==> job 400 <==
==> flow/design.v <==
module values (
    input logic       clk,
    input logic       rst_n,       
    input logic       newframe,   
    input logic [5:0] pixel,       
    input logic [63:0] seed,       
    output logic [7:0] read_data,
    output logic [63:0] debug_grid  
);
    logic [63:0] current_state;
    logic [63:0] next_state;
    logic [31:0] frame_counter;    
    logic update_frame;            
    always_ff @(posedge clk) begin
        if (!rst_n) begin
            current_state <= seed;   
        end else if (newframe) begin
            current_state <= next_state;
        end
    end
    assign debug_grid = current_state;
always_comb begin 
    integer x_offset, y_offset;
    logic [5:0] neighbor_count[64];
    next_state = 64'b0;
    if (newframe) begin
        int neighbor_counter;
        logic [2:0] row;
        logic [2:0] col;
        logic is_alive;
        logic becomes_alive;
        for (int i = 0; i < 64; i++) begin
            neighbor_counter = 0;
            row = i / 8;  
            col = i % 8;   
            for (x_offset = -1; x_offset <= 1; x_offset = x_offset + 1) begin
                for (y_offset = -1; y_offset <= 1; y_offset = y_offset + 1) begin
                    if (!(x_offset == 0 && y_offset == 0)) begin
                        logic [5:0] neighbor_index;
                        logic [2:0] new_row, new_col;
                        if ((row + x_offset >= 0) && (row + x_offset < 8) &&
                            (col + y_offset >= 0) && (col + y_offset < 8)) begin
                            new_row = row + x_offset;
                            new_col = col + y_offset;
                            neighbor_index = new_row * 8 + new_col;
                            if (current_state[neighbor_index]) begin
                                neighbor_counter = neighbor_counter + 1;
                            end
                        end
                        else begin
                            neighbor_index =0;
                            new_row = 0;
                            new_col = 0;
                        end
                    end
                end
            end
            is_alive = current_state[i];
            becomes_alive = (is_alive && (neighbor_counter == 2 || neighbor_counter == 3)) ||
                (!is_alive && (neighbor_counter == 3));
            next_state[i] = becomes_alive;
        end
    end
    else begin
        next_state = current_state;  
        x_offset = 0;
        y_offset = 0;
    end
end
always_comb begin
    if (current_state[pixel]) begin
        read_data = 8'hFF;  
    end else begin
        read_data = 8'h00;  
    end
end
endmodule
module ws2812b(
    input logic clk, 
    input logic rst_n,
    input logic serial_in, 
    input logic transmit, 
    output logic ws2812b_out, 
    output logic shift
);
    localparam IDLE = 1'b0;  
    localparam TRANSMITTING = 1'b1;
    localparam T0_CYCLE_COUNT = 4'd5;
    localparam T1_CYCLE_COUNT = 4'd10;
    localparam MAX_CYCLE_COUNT = 4'd15;
    logic state;
    logic [3:0] cycle_count;
    logic bit_being_sent;
    always_ff @(posedge clk) begin
        if (!rst_n) begin
            state <= IDLE;
            cycle_count <= 4'd0;
            bit_being_sent <= 1'b0;
        end else
        unique case (state)
            IDLE:
                if (transmit == 1'b1) begin
                    state <= TRANSMITTING;  
                    cycle_count <= 4'd0;  
                    bit_being_sent <= serial_in;
                end
            TRANSMITTING:  
                if (transmit == 1'b0) begin
                    state <= IDLE;  
                end
                else if (cycle_count == MAX_CYCLE_COUNT - 1) begin  
                    cycle_count <= 4'd0;
                    bit_being_sent <= serial_in;
                end
                else begin
                    cycle_count <= cycle_count + 1;
                end
        endcase
    end
    always_comb begin
        if (state == TRANSMITTING)
            if (bit_being_sent == 1'b0)  
                ws2812b_out = (cycle_count < T0_CYCLE_COUNT);  
            else
                ws2812b_out = (cycle_count < T1_CYCLE_COUNT);  
        else
            ws2812b_out = 1'b0;  
    end
    assign shift = (state == TRANSMITTING) && (cycle_count == 4'd0);  
endmodule
module controller (
    input logic clk, 
    input logic rst_n,
    output logic load_sreg, 
    output logic transmit_pixel, 
    output logic [5:0] pixel, 
    output logic newframe
);
    localparam TRANSMIT_FRAME       = 1'b0;
    localparam IDLE                 = 1'b1;
    localparam [2:0] READ_CH_VALS   = 3'b001;
    localparam [2:0] LOAD_SREG      = 3'b010;
    localparam [2:0] TRANSMIT_PIXEL = 3'b100;
    localparam [8:0] TRANSMIT_CYCLES    = 9'd360;        
    localparam [19:0] IDLE_CYCLES       = 20'd3600;      
    logic state;
    logic next_state;
    logic [2:0] transmit_phase;
    logic [2:0] next_transmit_phase;
    logic [5:0] pixel_counter;
    logic [5:0] frame_counter;  
    logic [8:0] transmit_counter;
    logic [19:0] idle_counter;
    logic transmit_pixel_done;
    logic idle_done;
    assign transmit_pixel_done = (transmit_counter == TRANSMIT_CYCLES - 1);
    assign idle_done = (idle_counter == IDLE_CYCLES - 1);
    always_ff @(posedge clk) begin
        if (!rst_n) begin
            state <= TRANSMIT_FRAME;
            transmit_phase <= READ_CH_VALS;
        end else begin
            state <= next_state;
            transmit_phase <= next_transmit_phase;
        end
    end
    always_comb begin
        next_state = 1'bx;
        unique case (state)
            TRANSMIT_FRAME:
                if ((pixel_counter == 6'd0) && (transmit_pixel_done))
                    next_state = IDLE;
                else
                    next_state = TRANSMIT_FRAME;
            IDLE:
                if (idle_done)
                    next_state = TRANSMIT_FRAME;
                else
                    next_state = IDLE;
        endcase
    end
    always_comb begin
        next_transmit_phase = READ_CH_VALS;
        if (state == TRANSMIT_FRAME) begin
            case (transmit_phase)
                READ_CH_VALS:
                    next_transmit_phase = LOAD_SREG;
                LOAD_SREG:
                    next_transmit_phase = TRANSMIT_PIXEL;
                TRANSMIT_PIXEL:
                    next_transmit_phase = transmit_pixel_done ? READ_CH_VALS : TRANSMIT_PIXEL;
            endcase
        end
    end
    always_ff @(posedge clk) begin
        if (!rst_n) begin
            pixel_counter <= 6'd63;
        end else if ((state == TRANSMIT_FRAME) && transmit_pixel_done) begin
            pixel_counter <= pixel_counter - 1;
        end
    end
    always_ff @(posedge clk) begin
        if (!rst_n) begin
            newframe <= 1'b0;
            frame_counter <= 6'd0;
        end else if (idle_done) begin
            if (frame_counter == 6'd1) begin
                newframe <= 1'b1;
                frame_counter <= 6'd0;
            end else begin
                newframe <= 1'b0;
                frame_counter <= frame_counter + 6'd1;
            end
        end else begin
            newframe <= 1'b0;
        end
    end
    always_ff @(posedge clk) begin
        if (!rst_n) begin
            transmit_counter <= 9'd0;
        end else if (transmit_phase == TRANSMIT_PIXEL) begin
            transmit_counter <= transmit_counter + 1;
        end
        else begin
            transmit_counter <= 9'd0;
        end
    end
    always_ff @(posedge clk) begin
        if (!rst_n) begin
            idle_counter <= 20'd0;
        end else if (state == IDLE) begin
            idle_counter <= idle_counter + 1;
        end
        else begin
            idle_counter <= 20'd0;
        end
    end
    assign pixel = pixel_counter;
    assign load_sreg = (transmit_phase == LOAD_SREG);
    assign transmit_pixel = (transmit_phase == TRANSMIT_PIXEL);
endmodule
module top(
    input logic     clk, 
    input logic     SW, 
    input logic     BOOT, 
    input logic [63:0] seed,
    output logic    _48b, 
    output logic    _45a
);
    logic [7:0] read_data;
    logic [5:0] pixel;
    logic newframe; 
    logic [23:0] shift_reg;  
    logic load_sreg;
    logic transmit_pixel;
    logic shift; 
    logic ws2812b_out;
    logic [63:0] pixel_control;
    logic [63:0] next_pixel_control;  
    logic [5:0] pixel_index;  
    logic [1:0] flipper;  
    values u1 (
        .clk         (clk), 
        .rst_n       (SW),  
        .newframe    (newframe), 
        .pixel        (pixel),
        .seed        (seed),
        .read_data     (read_data),
        .debug_grid  ()
    );
    ws2812b u4 (  
        .clk            (clk), 
        .rst_n          (SW),
        .serial_in      (shift_reg[23]),  
        .transmit       (transmit_pixel),  
        .ws2812b_out    (ws2812b_out), 
        .shift          (shift)
    );
    controller u5 (
        .clk            (clk), 
        .rst_n          (SW),
        .load_sreg      (load_sreg), 
        .transmit_pixel (transmit_pixel), 
        .pixel          (pixel),  
        .newframe          (newframe)  
    );
    always_ff @(posedge clk) begin
        if (!SW) begin
            flipper = 2'b00;
            shift_reg <= 24'd0;
        end else begin
        if(newframe) begin
            flipper = flipper + 1;
            if (flipper == 2'b11) begin
                flipper = 2'b00;
            end
        end
        if (load_sreg) begin  
            unique case (flipper)
                2'b00:
                    shift_reg <= { read_data, 16'd0 };
                2'b01:
                    shift_reg <= { 8'd0, read_data, 8'd0 };
                2'b10:
                    shift_reg <= { 16'd0, read_data };
                2'b11:  
                    shift_reg <= { 16'd0, read_data };
            endcase
        end
        else if (shift) begin
            shift_reg <= { shift_reg[22:0], 1'b0 }; 
        end
        end
    end
    assign _48b = ws2812b_out;  
    assign _45a = ~ws2812b_out;  
endmodule
==> flow/run.sh <==
#!/bin/bash
# the make line also repeats each setting of config.mk as NAME=value (left out here)
make -C /OpenROAD-flow-scripts/flow DESIGN_CONFIG=/design/flow/config.mk WORK_HOME=/design/flow/orfs CLKGATE_MAP_FILE= finish
==> flow/config.mk <==
export PLATFORM = sky130hd
export DESIGN_NAME = top
export DESIGN_NICKNAME = top
export VERILOG_FILES = /design/flow/design.v
export SDC_FILE = /design/flow/constraint.sdc
export NUM_CORES = 4
export LEC_CHECK = 0
export CAP_MARGIN = 20
export CELL_PAD_IN_SITES_DETAIL_PLACEMENT = 0
export CELL_PAD_IN_SITES_GLOBAL_PLACEMENT = 1
export CORE_ASPECT_RATIO = 0.5
export CORE_MARGIN = 2
export CORE_UTILIZATION = 60
export CTS_CLUSTER_DIAMETER = 205
export CTS_CLUSTER_SIZE = 96
export GPL_ROUTABILITY_DRIVEN = 0
export GPL_TIMING_DRIVEN = 1
export HOLD_SLACK_MARGIN = 0.3
export MIN_ROUTING_LAYER = met1
export PLACE_DENSITY = 0.83
export SLEW_MARGIN = 0
export TNS_END_PERCENT = 20
==> flow/constraint.sdc <==
create_clock -name core_clock -period 6.04 [get_ports {clk}]
set_input_delay 1.2080 -clock core_clock [delete_from_list [all_inputs] [get_ports {clk}]]
set_output_delay 1.2080 -clock core_clock [all_outputs]
set_load 0.01 [all_outputs]
==> job 8593 (differences from job 400) <==
==> flow/config.mk (replaced) <==
export PLATFORM = sky130hd
export DESIGN_NAME = top
export DESIGN_NICKNAME = top
export VERILOG_FILES = /design/flow/design.v
export SDC_FILE = /design/flow/constraint.sdc
export NUM_CORES = 4
export LEC_CHECK = 0
export CAP_MARGIN = 20
export CELL_PAD_IN_SITES_DETAIL_PLACEMENT = 1
export CORE_ASPECT_RATIO = 1.56
export CORE_MARGIN = 2
export CORE_UTILIZATION = 15
export CTS_CLUSTER_SIZE = 29
export GPL_TIMING_DRIVEN = 1
export MIN_ROUTING_LAYER = met1
export SETUP_SLACK_MARGIN = 0.98
export SLEW_MARGIN = 0
==> job 4695 (differences from job 400) <==
==> flow/config.mk (replaced) <==
export PLATFORM = sky130hd
export DESIGN_NAME = top
export DESIGN_NICKNAME = top
export VERILOG_FILES = /design/flow/design.v
export SDC_FILE = /design/flow/constraint.sdc
export NUM_CORES = 4
export LEC_CHECK = 0
export CAP_MARGIN = 20
export CELL_PAD_IN_SITES_DETAIL_PLACEMENT = 0
export CORE_ASPECT_RATIO = 0.89
export CORE_MARGIN = 2
export CORE_UTILIZATION = 63
export CTS_CLUSTER_DIAMETER = 205
export CTS_CLUSTER_SIZE = 29
export GPL_TIMING_DRIVEN = 1
export HOLD_SLACK_MARGIN = -0.03
export MIN_ROUTING_LAYER = met1
export SETUP_SLACK_MARGIN = 0.98
export SLEW_MARGIN = 35
==> flow/constraint.sdc (replaced) <==
create_clock -name core_clock -period 4.96 [get_ports {clk}]
set_input_delay 0.9920 -clock core_clock [delete_from_list [all_inputs] [get_ports {clk}]]
set_output_delay 0.9920 -clock core_clock [all_outputs]
set_load 0.01 [all_outputs]
==> job 4375 (differences from job 400) <==
==> flow/config.mk (replaced) <==
export PLATFORM = sky130hd
export DESIGN_NAME = top
export DESIGN_NICKNAME = top
export VERILOG_FILES = /design/flow/design.v
export SDC_FILE = /design/flow/constraint.sdc
export NUM_CORES = 4
export LEC_CHECK = 0
export CAP_MARGIN = 20
export CORE_MARGIN = 2
export CORE_UTILIZATION = 72
export PLACE_DENSITY_LB_ADDON = 0.07
export SLEW_MARGIN = 20
==> flow/constraint.sdc (replaced) <==
create_clock -name core_clock -period 4.96 [get_ports {clk}]
set_input_delay 0.9920 -clock core_clock [delete_from_list [all_inputs] [get_ports {clk}]]
set_output_delay 0.9920 -clock core_clock [all_outputs]
set_load 0.01 [all_outputs]
==> run notes <==
Numbers from the implementation run.

The run finished with no timing, DRC or antenna violations. The relative slew slack is 31.44%. The most critical setup path has its startpoint at u1.current_state[41]$_DFFE_PP_. The critical path ends at u1.current_state[49]$_DFFE_PP_.

The non-clock buffer area fraction after layout is 13.64%. The utilization after layout is 88.74%. The wire length the detailed router placed on met1 is 36130 um.
[end of results for job 4695]
==> run notes <==
Numbers from the implementation run.

The run finished with no timing, DRC or antenna violations. The worst-case max-slew headroom was logged as 29.79%. The worst setup path endpoint is u1.current_state[11]$_DFFE_PP_. The wire length the detailed router placed on met1 is 27460 um. The origin of the worst setup path is u1.current_state[2]$_DFFE_PP_.
[end of results for job 4375]
==> run notes <==
Numbers from the implementation run.

The flow ran to the end and the layout has no timing, DRC or antenna violations. According to the timing report, the critical path is captured at u1.current_state[41]$_DFFE_PP_. The utilization after layout is 17.55%. The relative slew slack is 35.76%. Tracing the worst setup path back leads to its startpoint at u1.current_state[32]$_DFFE_PP_.

Non-clock buffers make up 4.601% of the layout cell area. The post-route report lists met1 wire length as 35700 um.
[end of results for job 8593]
==> run notes <==
Numbers from the implementation run.

The run finished with no timing, DRC or antenna violations. The final report gives the core utilization as 64.31%. OpenSTA lists the critical path endpoint as u1.current_state[45]$_DFFE_PP_. The post-route report lists met1 wire length as 31150 um.

The non-clock buffer area fraction after layout is 3.875%. The launch point of the critical path was reported as u1.current_state[37]$_DFFE_PP_. The relative slew slack is 29.66%.
[end of results for job 400]

* * *

==> job 8088 <==
// top: RTL as listed in full above, without the edits since
Settings: LEC_CHECK=0, CAP_MARGIN=25, CELL_PAD_IN_SITES_DETAIL_PLACEMENT=1, CELL_PAD_IN_SITES_GLOBAL_PLACEMENT=1, CORE_ASPECT_RATIO=1.15, CORE_MARGIN=3, CORE_UTILIZATION=40, CTS_CLUSTER_SIZE=47, GPL_ROUTABILITY_DRIVEN=0, GPL_TIMING_DRIVEN=0, HOLD_SLACK_MARGIN=0.07, PLACE_DENSITY_LB_ADDON=0.01, SLEW_MARGIN=40; clock period 8.88 ns.
run.sh (not shown) runs the stock make flow with config.mk's settings and CLKGATE_MAP_FILE=.
==> inputs of job 4729, as changes to job 8088 <==
Settings changed: ABC_AREA set to 1, CAP_MARGIN 25 to 20, CELL_PAD_IN_SITES_DETAIL_PLACEMENT 1 to not set, CELL_PAD_IN_SITES_GLOBAL_PLACEMENT 1 to not set, CORE_ASPECT_RATIO 1.15 to not set, CORE_MARGIN 3 to 2, CORE_UTILIZATION 40 to 72, CTS_CLUSTER_DIAMETER set to 204, CTS_CLUSTER_SIZE 47 to not set, GPL_ROUTABILITY_DRIVEN 0 to not set, GPL_TIMING_DRIVEN 0 to not set, HOLD_SLACK_MARGIN 0.07 to not set, PLACE_DENSITY_LB_ADDON 0.01 to 0.07, SLEW_MARGIN 40 to 20.
==> flow/constraint.sdc (replaced) <==
create_clock -name core_clock -period 4.05 [get_ports {clk}]
set_input_delay 0.8100 -clock core_clock [delete_from_list [all_inputs] [get_ports {clk}]]
set_output_delay 0.8100 -clock core_clock [all_outputs]
set_load 0.01 [all_outputs]
==> inputs of job 7332, as changes to job 8088 <==
Settings changed: ABC_AREA set to 1, CAP_MARGIN 25 to 20, CELL_PAD_IN_SITES_DETAIL_PLACEMENT 1 to not set, CELL_PAD_IN_SITES_GLOBAL_PLACEMENT 1 to not set, CORE_ASPECT_RATIO 1.15 to not set, CORE_MARGIN 3 to 2, CORE_UTILIZATION 40 to 72, CTS_CLUSTER_DIAMETER set to 393, CTS_CLUSTER_SIZE 47 to 98, GPL_ROUTABILITY_DRIVEN 0 to not set, GPL_TIMING_DRIVEN 0 to not set, HOLD_SLACK_MARGIN 0.07 to not set, PLACE_DENSITY_LB_ADDON 0.01 to not set, SLEW_MARGIN 40 to 20.
==> flow/constraint.sdc (replaced) <==
create_clock -name core_clock -period 4.98 [get_ports {clk}]
set_input_delay 0.9960 -clock core_clock [delete_from_list [all_inputs] [get_ports {clk}]]
set_output_delay 0.9960 -clock core_clock [all_outputs]
set_load 0.01 [all_outputs]
==> job_summary.md <==
### Yosys + OpenROAD results

| Metric | Value |
|---|---|
| Simple share | 19.5% |
| Post-synthesis mux area share | 6.39% |
| Top Layer Used | met5 |
| Tapcells | 867 |
| Dpl cell area | 28400 um2 |
| Layout non-clock buf frac | 5.82% |
| Status | timing/DRC/antenna clean |
| Slowest CP cell | edfxtp_1 |
| Worst slew pin tran | 0.803 ns |
| Hold path depth | 2 |
| RSZ-0062 raised after global routing | no |
| Max Cap Violations | 0 |
| WHS | 0.421 ns |
# the run above: job 8088

==> job_summary.md <==
## Implementation flow summary

| Metric | Value |
|---|---|
| CTS buffer count | 17 |
| Main logic family | simple AND/OR/NAND/NOR gates |
| Congestion Overflow GR | 4900 |
| Status | stopped before the end |
| Post-CTS setup buffer count | 259 |
| Chip area | 42400 um2 |
| Halt Stage | 5_1_grt |
| Simple share | 48.4% |
| Root Driver | clkbuf_16 |
| FP Rows | 74 |
| Dpl cell area | 32300 um2 |
| Post-synthesis mux area share | 0% |
| First Error | [ERROR GRT-0232] Routing congestion too high. Check the congestion heatmap in the GUI. |
# the run above: job 4729

==> job_summary.md <==
### Yosys + OpenROAD results

| Metric | Value |
|---|---|
| Slowest CP cell | edfxtp_1 |
| Top Layer Used | met4 |
| WHS | 0.410 ns |
| Worst slew pin tran | 0.997 ns |
| Tapcells | 532 |
| Simple share | 48.4% |
| RSZ-0062 raised after global routing | no |
| Hold path depth | 2 |
| Status | timing/DRC/antenna clean |
| Max Cap Violations | 0 |
| Post-synthesis mux area share | 0% |
| Layout non-clock buf frac | 4.43% |
# the run above: job 7332

